## build 82
## cpu
module cpu(clk, rst, imem_addr, imem_data, dmem_addr, dmem_wdata, dmem_we, dmem_re, dmem_rdata);
==> flow/config.mk <==
export PLATFORM = sky130hd
export DESIGN_NAME = cpu
export DESIGN_NICKNAME = cpu
export VERILOG_FILES = /design/flow/design.v
export SDC_FILE = /design/flow/constraint.sdc
export NUM_CORES = 4
export LEC_CHECK = 0
export CAP_MARGIN = 20
export CORE_MARGIN = 2
export CORE_UTILIZATION = 72
export PLACE_DENSITY = 0.65
export SETUP_SLACK_MARGIN = -0.44
export SLEW_MARGIN = 20
==> flow/constraint.sdc <==
create_clock -name core_clock -period 6.48 [get_ports {clk}]
set_input_delay 1.2960 -clock core_clock [delete_from_list [all_inputs] [get_ports {clk}]]
set_output_delay 1.2960 -clock core_clock [all_outputs]
set_load 0.01 [all_outputs]
run.sh (not shown) runs the stock make flow with config.mk's settings and CLKGATE_MAP_FILE=.
What ended build 82 was a tool error in global routing; the run never finished.
Changes in build 31 relative to build 82:
- CORE_UTILIZATION changed from 72 to 68
- PLACE_DENSITY removed (was 0.65)
- the clock period (ns, I/O delays scaled along) changed from 6.48 to 6.81
Findings:
What the final checks of build 31 revealed, after a flow that finished every stage, was a layout that fails on negative setup slack.
Looking at share of the core filled by cells before placement across build 31 and build 82, the one that comes out higher is build 82.
Delta (build 31 minus build 82): die area grew by 5.8%; chip area estimate from yosys synthesis ~0 delta.
HPWL after detailed placement ended up 1400 microns lower on build 31 than on build 82.
Modified inputs, build 85 compared to build 31
- removing SETUP_SLACK_MARGIN (formerly -0.44)
- setting CTS_CLUSTER_SIZE to 94 for the first time
- setting PLACE_DENSITY to 0.38 for the first time
- changing CORE_UTILIZATION from 68 to 72
- setting CTS_CLUSTER_DIAMETER to 354 for the first time
- setting TNS_END_PERCENT to 10 for the first time
- changing the clock period (ns, I/O delays scaled along) from 6.81 to 6.06
==> comparison <==
Build 85: it failed with a tool error in global routing, so there are no final results. Diff build 85..build 31 | count of flip-flops with a built-in enable after synthesis | unchanged. Lower number of buffers inserted by post-CTS setup repair was reported by build 31, not build 85. On build 85: count of placed standard cells including taps is 1.2% lower than what build 31 gave. Compared with build 31, build 85 shows final RePlAce weighted congestion higher by 1.1%. Side by side, H-tree depth reported by CTS turned out lower in build 85 than in build 31. As far as gate count of the mapped netlist goes, build 31 and build 85 are indistinguishable; the numbers are identical.
Changes in build 73 relative to build 85:
- CTS_CLUSTER_DIAMETER: 354 -> unset
- CTS_CLUSTER_SIZE: 94 -> unset
- TNS_END_PERCENT: 10 -> unset
- CORE_UTILIZATION: 72 -> 45
- PLACE_DENSITY: 0.38 -> 0.6
- the clock period (ns, I/O delays scaled along): 6.06 -> 10.9
Build 73 against build 85: HPWL after detailed placement went down 10000 microns, number of instances resized during post-cts repair dropped 159.
Build 73: flow completed, timing, DRC and antenna clean
Die area (build 85 / build 73): 0.63
Proportion of synthesized flip-flops having asynchronous set or reset: build 85 vs build 73 — no meaningful difference
In build 73, the number of buffers inserted during clock tree synthesis came out 93 above the value in build 85.
Effective utilization at floorplan: build 73 and build 85 compared, higher one is build 85
Adder-cell share of the synthesized area came out exactly the same in build 73 and build 85.

## run 1
Starting RTL as in the previous note.
clock: 14.4 ns
lec_check: 0
abc_area: 1
cap_margin: 30
cell_pad_in_sites_global_placement: 3
core_aspect_ratio: 1.85
core_margin: 2
core_utilization: 45
cts_cluster_diameter: 206
cts_cluster_size: 19
gpl_routability_driven: 0
slew_margin: 30
tns_end_percent: 90
Run 1 did not finish; the tool stopped in global placement without I/O with error GPL-0301.
For run 2, these inputs were changed with respect to run 1:
- removing CELL_PAD_IN_SITES_GLOBAL_PLACEMENT (formerly 3)
- removing TNS_END_PERCENT (formerly 90)
- changing SLEW_MARGIN from 30 to 20
- changing CTS_CLUSTER_SIZE from 19 to 10
- removing GPL_ROUTABILITY_DRIVEN (formerly 0)
- removing ABC_AREA (formerly 1)
[summary]
Run 2 finished every stage and its layout cleared the timing, design-rule and antenna checks. Xor/xnor cell area share of the yosys netlist up 0.31 points in run 2 wrt run 1. Summary: with run 1 as the reference, area of the die in run 2 moved down by more than 10%. Diff run 1 -> run 2: net count after synthesis shrank by 42%, count of instantiated cells in the yosys netlist shrank by 4,549, synthesized cell count shrank by 42%. Summary of run 2 over run 1: placement row count went down 13; post-synthesis share of cell area spent on full adders, half adders and majority gates went up 0.43 points; summed instance area of the synthesized netlist went down about 12%.
Inputs modified between run 2 and run 3:
- an added PLACE_DENSITY of 0.6
- an added MAX_ROUTING_LAYER of met4
- a deleted CORE_ASPECT_RATIO that had been 1.85
- a deleted CTS_CLUSTER_DIAMETER that had been 206
- a deleted CTS_CLUSTER_SIZE that had been 10
- a change of CORE_UTILIZATION from 45 to 66
- a change of CAP_MARGIN from 30 to 20
- a change of the clock period (ns, I/O delays scaled along) from 14.4 to 9.69
### Flow results
- Run 3 went all the way through the flow, and no timing, DRC or antenna check failed.
- Delta (run 3 minus run 2): clock skew flat, area of the multi-input gates saw a decrease, area reported by Yosys stat ~0 delta, cell area went up by 0.82%, met1 capacity usage during global routing rose by 24 points.
- When run 3 is set beside run 2, its worst ir drop on vdd turns out to be 59 uV larger.
- Changes observed in run 3 relative to run 2: worst setup slack after layout lost 1.60 ns; iteration count of the initial detailed-routing pass picked up an extra 2; clock-net power picked up an extra about 60%.
### run 3 -> run 4
- a change of CORE_UTILIZATION from 66 to 63
- a change of the clock period (ns, I/O delays scaled along) from 9.69 to 8.33
- Measured against each other, run 3 and run 4 differ in data required time of the worst path, the higher figure coming from run 3.
- The clock transition time at the flip-flop clock pins of the worst setup and hold paths was comparable across run 3 and run 4.
- Die span in x: lower on run 3
- Summary: with run 3 as the reference, final instance count without filler cells in run 4 moved up by a few percent.
- From run 3 to run 4, number of enable flip-flop cells did not move at all.
- Looking at setup slack after layout across both flows, run 4 is the weaker of the two, with run 3 ahead.
- Run 4 against run 3; core outline area is up by a few percent.

cpu again, from the RTL that the note above started with.
Design cpu, start of the top module:
module cpu(clk, rst, imem_addr, imem_data, dmem_addr, dmem_wdata, dmem_we, dmem_re, dmem_rdata);
clock: 7.25 ns
lec_check: 0
abc_area: 0
cap_margin: 15
core_aspect_ratio: 0.68
core_margin: 2
core_utilization: 70
cts_cluster_size: 62
max_routing_layer: met5
place_density: 0.64
slew_margin: 20
tns_end_percent: 70
The baseline finished with negative setup slack left.
==> next run, changes <==
--- a/flow/config.mk
+++ b/flow/config.mk
@@ -12,2 +12,3 @@
-export CORE_UTILIZATION = 70
-export CTS_CLUSTER_SIZE = 62
+export CORE_UTILIZATION = 27
+export CTS_CLUSTER_SIZE = 33
+export GPL_TIMING_DRIVEN = 0
@@ -15 +16,2 @@
-export PLACE_DENSITY = 0.64
+export MIN_ROUTING_LAYER = met2
+export PLACE_DENSITY = 0.38
==> flow/constraint.sdc (replaced) <==
create_clock -name core_clock -period 9.61 [get_ports {clk}]
set_input_delay 1.9220 -clock core_clock [delete_from_list [all_inputs] [get_ports {clk}]]
set_output_delay 1.9220 -clock core_clock [all_outputs]
set_load 0.01 [all_outputs]
What happened:
- Now the flow failed in global routing (5_1_grt) on GRT-0116
- die area climbs to 2.6 times its value
- synthesized area stays the same
- synthesized cell count stays the same
==> next run, changes <==
==> flow/config.mk (replaced) <==
export PLATFORM = sky130hd
export DESIGN_NAME = cpu
export DESIGN_NICKNAME = cpu
export VERILOG_FILES = /design/flow/design.v
export SDC_FILE = /design/flow/constraint.sdc
export NUM_CORES = 4
export LEC_CHECK = 0
export CAP_MARGIN = 20
export CORE_MARGIN = 2
export CORE_UTILIZATION = 40
export PLACE_DENSITY = 0.6
export SLEW_MARGIN = 20
==> flow/constraint.sdc (replaced) <==
create_clock -name core_clock -period 10.9 [get_ports {clk}]
set_input_delay 2.1800 -clock core_clock [delete_from_list [all_inputs] [get_ports {clk}]]
set_output_delay 2.1800 -clock core_clock [all_outputs]
set_load 0.01 [all_outputs]
Result: With this change the flow finished with timing, DRC and antenna clean. Die size falls by 32%. Synthesized area stays the same. Synthesized cell count stays the same.

== north ==
Starting RTL as in the previous note.
make LEC_CHECK=0 ABC_AREA=0 CAP_MARGIN=15 CORE_ASPECT_RATIO=1.03 CORE_MARGIN=2 CORE_UTILIZATION=72 MAX_ROUTING_LAYER=met4 PLACE_DENSITY=0.62 SETUP_SLACK_MARGIN=-0.4 SLEW_MARGIN=20 TNS_END_PERCENT=70 finish   # period 6.14 ns
north did not finish: a tool error stopped it during global routing (5_1_grt).
For south, these inputs were changed with respect to north:
# north
export LEC_CHECK = 0
export ABC_AREA = 0
export CAP_MARGIN = 15
export CORE_ASPECT_RATIO = 1.03
export CORE_MARGIN = 2
export CORE_UTILIZATION = 72
export MAX_ROUTING_LAYER = met4
export PLACE_DENSITY = 0.62
export SETUP_SLACK_MARGIN = -0.4
export SLEW_MARGIN = 20
export TNS_END_PERCENT = 70
create_clock -name core_clock -period 6.14 [get_ports {clk}]
# south
export LEC_CHECK = 0
export ABC_AREA = 0
export CAP_MARGIN = 15
export CORE_ASPECT_RATIO = 0.68
export CORE_MARGIN = 7
export CORE_UTILIZATION = 27
export CTS_CLUSTER_SIZE = 33
export GPL_TIMING_DRIVEN = 0
export MAX_ROUTING_LAYER = met4
export MIN_ROUTING_LAYER = met2
export SLEW_MARGIN = 20
export TNS_END_PERCENT = 70
create_clock -name core_clock -period 9.61 [get_ports {clk}]
## What came out
south did not finish: a tool error stopped it during global routing (5_1_grt). south against north: setup fix buffers added after clock tree synthesis increased 49, worst slack after detailed placement decreased 3.18 ns, overall chip area increased 180%. Diff south..north | share of flip-flops with an asynchronous set or reset | unchanged.
The following lists how east was set up differently from south:
# south
export LEC_CHECK = 0
export ABC_AREA = 0
export CAP_MARGIN = 15
export CORE_ASPECT_RATIO = 0.68
export CORE_MARGIN = 7
export CORE_UTILIZATION = 27
export CTS_CLUSTER_SIZE = 33
export GPL_TIMING_DRIVEN = 0
export MAX_ROUTING_LAYER = met4
export MIN_ROUTING_LAYER = met2
export SLEW_MARGIN = 20
export TNS_END_PERCENT = 70
create_clock -name core_clock -period 9.61 [get_ports {clk}]
# east
export LEC_CHECK = 0
export CAP_MARGIN = 20
export CORE_MARGIN = 2
export CORE_UTILIZATION = 72
export MAX_ROUTING_LAYER = met4
export PLACE_DENSITY = 0.65
export SETUP_SLACK_MARGIN = -0.44
export SLEW_MARGIN = 20
create_clock -name core_clock -period 6.81 [get_ports {clk}]
==> comparison <==
The flow ended early for east: it failed with a tool error in global routing (5_1_grt).
[east] die outline width fell 50% relative to south
Where area of the chip is concerned, south is outperformed by east.
Relative to south, the post-CTS repair timing setup buffer count measured on east has decreased by more than half.
#### Input delta (west over east)
# east
export LEC_CHECK = 0
export CAP_MARGIN = 20
export CORE_MARGIN = 2
export CORE_UTILIZATION = 72
export MAX_ROUTING_LAYER = met4
export PLACE_DENSITY = 0.65
export SETUP_SLACK_MARGIN = -0.44
export SLEW_MARGIN = 20
create_clock -name core_clock -period 6.81 [get_ports {clk}]
# west
export LEC_CHECK = 0
export CAP_MARGIN = 20
export CORE_MARGIN = 2
export CORE_UTILIZATION = 40
export PLACE_DENSITY = 0.6
export SETUP_SLACK_MARGIN = 0.07
export SLEW_MARGIN = 20
create_clock -name core_clock -period 10.9 [get_ports {clk}]
Findings:
west: final estimated routing congestion in global placement lower than east
The lower post-CTS setup repair buffer count came out of west.
When west is set beside east, its core region area turns out to be 65000 µm² larger.
Compared with east, west shows a lower HPWL after detailed placement.
As far as number of nets at floorplan goes, west and east are indistinguishable; the numbers are identical.
In west relative to east, die size had gone up by more than half.
As of west, total instance count after detailed placement had risen by a few percent compared to east.
west ended with every stage complete and zero timing, DRC or antenna violations.
The run showing the greater placed cell area is east.
[compare] base=east new=west: standard-cell row count has increased; core utilization before placement has decreased; y dimension of the die has increased.

## before
Starting RTL as in the previous note.
==> flow/design.v (excerpt) <==
module cpu(clk, rst, imem_addr, imem_data, dmem_addr, dmem_wdata, dmem_we, dmem_re, dmem_rdata);
	input clk;
	input rst;
	output [6:0] imem_addr;
	input [31:0] imem_data;
	output [4:0] dmem_addr;
	output [31:0] dmem_wdata;
	output dmem_we;
	output dmem_re;
	input [31:0] dmem_rdata;
	wire[6:0] programcounter,pcout,instructionOut;
	PC p1(programcounter,instructionOut,clk,rst);
	pcplus1 pc2(pcout,programcounter);
	assign imem_addr = programcounter;
	instructiondec in2(instructionOut,clk,rst,imem_data,pcout,dmem_addr,dmem_wdata,dmem_we,dmem_re,dmem_rdata);
endmodule
Settings: LEC_CHECK=0, CAP_MARGIN=20, CORE_MARGIN=2, CORE_UTILIZATION=71, CTS_CLUSTER_DIAMETER=247, GPL_ROUTABILITY_DRIVEN=1, PLACE_DENSITY_LB_ADDON=0.2, SETUP_SLACK_MARGIN=3.29, SLEW_MARGIN=20, TNS_END_PERCENT=75; clock period 15.3 ns.
Here is what was changed in the inputs of after compared with before.
- MAX_ROUTING_LAYER: unset -> met5
- PLACE_DENSITY_LB_ADDON: 0.2 -> unset
- CELL_PAD_IN_SITES_GLOBAL_PLACEMENT: unset -> 1
- CTS_CLUSTER_DIAMETER: 247 -> unset
- TNS_END_PERCENT: 75 -> unset
- GPL_ROUTABILITY_DRIVEN: 1 -> 0
- CORE_UTILIZATION: 71 -> 62
- SETUP_SLACK_MARGIN: 3.29 -> unset
- PLACE_DENSITY: unset -> 0.6
- the clock period (ns, I/O delays scaled along): 15.3 -> 8.61
### Flow results
Summary of before and after: one run falls short of a clean finish, namely after. Completing all stages was not enough for after: its layout failed the final checks because of setup timing. Sequential portion of the cell area delta for after relative to before: 1.5 points lower. Delta(setup slack on the worst flop-to-flop path, after - before) < 0. after: actual transition at the worst max-transition pin higher than before. Going from before to after, number of cell rows grows by 7. Changes observed in after relative to before: post-detailed-routing wire length rose 2.4%, post-route worst hold slack flat, signal arrival time at the worst endpoint lost 2.37 ns, post-route standard cell area excluding fillers now larger, share of synthesized area spent on multiplexers now sits at about the same level. Compared with before, placement density in the core of after is lower. Top power consumer group: sequential cells -> before, the clock network -> after. after: logic share of the area is 2.8 points lower than what before reported.

Starting RTL as in the previous note.
export LEC_CHECK = 0
export ABC_AREA = 1
export CAP_MARGIN = 30
export CELL_PAD_IN_SITES_GLOBAL_PLACEMENT = 3
export CORE_ASPECT_RATIO = 0.63
export CORE_MARGIN = 8
export CORE_UTILIZATION = 45
export CTS_CLUSTER_DIAMETER = 315
export CTS_CLUSTER_SIZE = 19
export GPL_ROUTABILITY_DRIVEN = 0
export GPL_TIMING_DRIVEN = 0
export MAX_ROUTING_LAYER = met4
export SLEW_MARGIN = 30
export TNS_END_PERCENT = 90
create_clock -name core_clock -period 11.9 [get_ports {clk}]
The baseline failed in global placement without I/O, error GPL-0301.
Rerun with:
==> flow/config.mk (replaced) <==
export PLATFORM = sky130hd
export DESIGN_NAME = cpu
export DESIGN_NICKNAME = cpu
export VERILOG_FILES = /design/flow/design.v
export SDC_FILE = /design/flow/constraint.sdc
export NUM_CORES = 4
export LEC_CHECK = 0
export ABC_AREA = 1
export CAP_MARGIN = 20
export CORE_MARGIN = 2
export CORE_UTILIZATION = 57
export PLACE_DENSITY = 0.6
export SLEW_MARGIN = 20
==> flow/constraint.sdc (replaced) <==
create_clock -name core_clock -period 9.25 [get_ports {clk}]
set_input_delay 1.8500 -clock core_clock [delete_from_list [all_inputs] [get_ports {clk}]]
set_output_delay 1.8500 -clock core_clock [all_outputs]
set_load 0.01 [all_outputs]
With this change the flow completed with no timing, DRC or antenna violations.
Die area fell by a quarter to a third.
Synthesized area does not change.
Synthesized cell count is unchanged.
Rerun with:
--- a/flow/config.mk
+++ b/flow/config.mk
@@ -6,8 +6,8 @@
 export NUM_CORES = 4
 export LEC_CHECK = 0
-export ABC_AREA = 1
 export CAP_MARGIN = 20
 export CORE_MARGIN = 2
-export CORE_UTILIZATION = 57
-export PLACE_DENSITY = 0.6
+export CORE_UTILIZATION = 72
+export PLACE_DENSITY = 0.64
+export SETUP_SLACK_MARGIN = -0.44
 export SLEW_MARGIN = 20
==> flow/constraint.sdc (replaced) <==
create_clock -name core_clock -period 6.15 [get_ports {clk}]
set_input_delay 1.2300 -clock core_clock [delete_from_list [all_inputs] [get_ports {clk}]]
set_output_delay 1.2300 -clock core_clock [all_outputs]
set_load 0.01 [all_outputs]
What happened:
- Now the flow aborted during global routing, error GRT-0116
- area after synthesis fell by 12%
- synthesized cell count fell by 42%
- die area fell by 30%
Rerun with:
--- a/flow/config.mk
+++ b/flow/config.mk
@@ -8,6 +8,9 @@
 export CAP_MARGIN = 20
 export CORE_MARGIN = 2
-export CORE_UTILIZATION = 72
+export CORE_UTILIZATION = 70
+export CTS_CLUSTER_DIAMETER = 341
+export MAX_ROUTING_LAYER = met4
 export PLACE_DENSITY = 0.64
-export SETUP_SLACK_MARGIN = -0.44
+export SETUP_SLACK_MARGIN = 1.55
 export SLEW_MARGIN = 20
+export TNS_END_PERCENT = 75
==> flow/constraint.sdc (replaced) <==
create_clock -name core_clock -period 6.06 [get_ports {clk}]
set_input_delay 1.2120 -clock core_clock [delete_from_list [all_inputs] [get_ports {clk}]]
set_output_delay 1.2120 -clock core_clock [all_outputs]
set_load 0.01 [all_outputs]
Outcome: The changed run stopped in global routing on GRT-0116. Synthesized cell count does not change. Die size climbs by a few percent. Synthesized area stays the same.
Power is estimated from default activity; no workload was simulated.
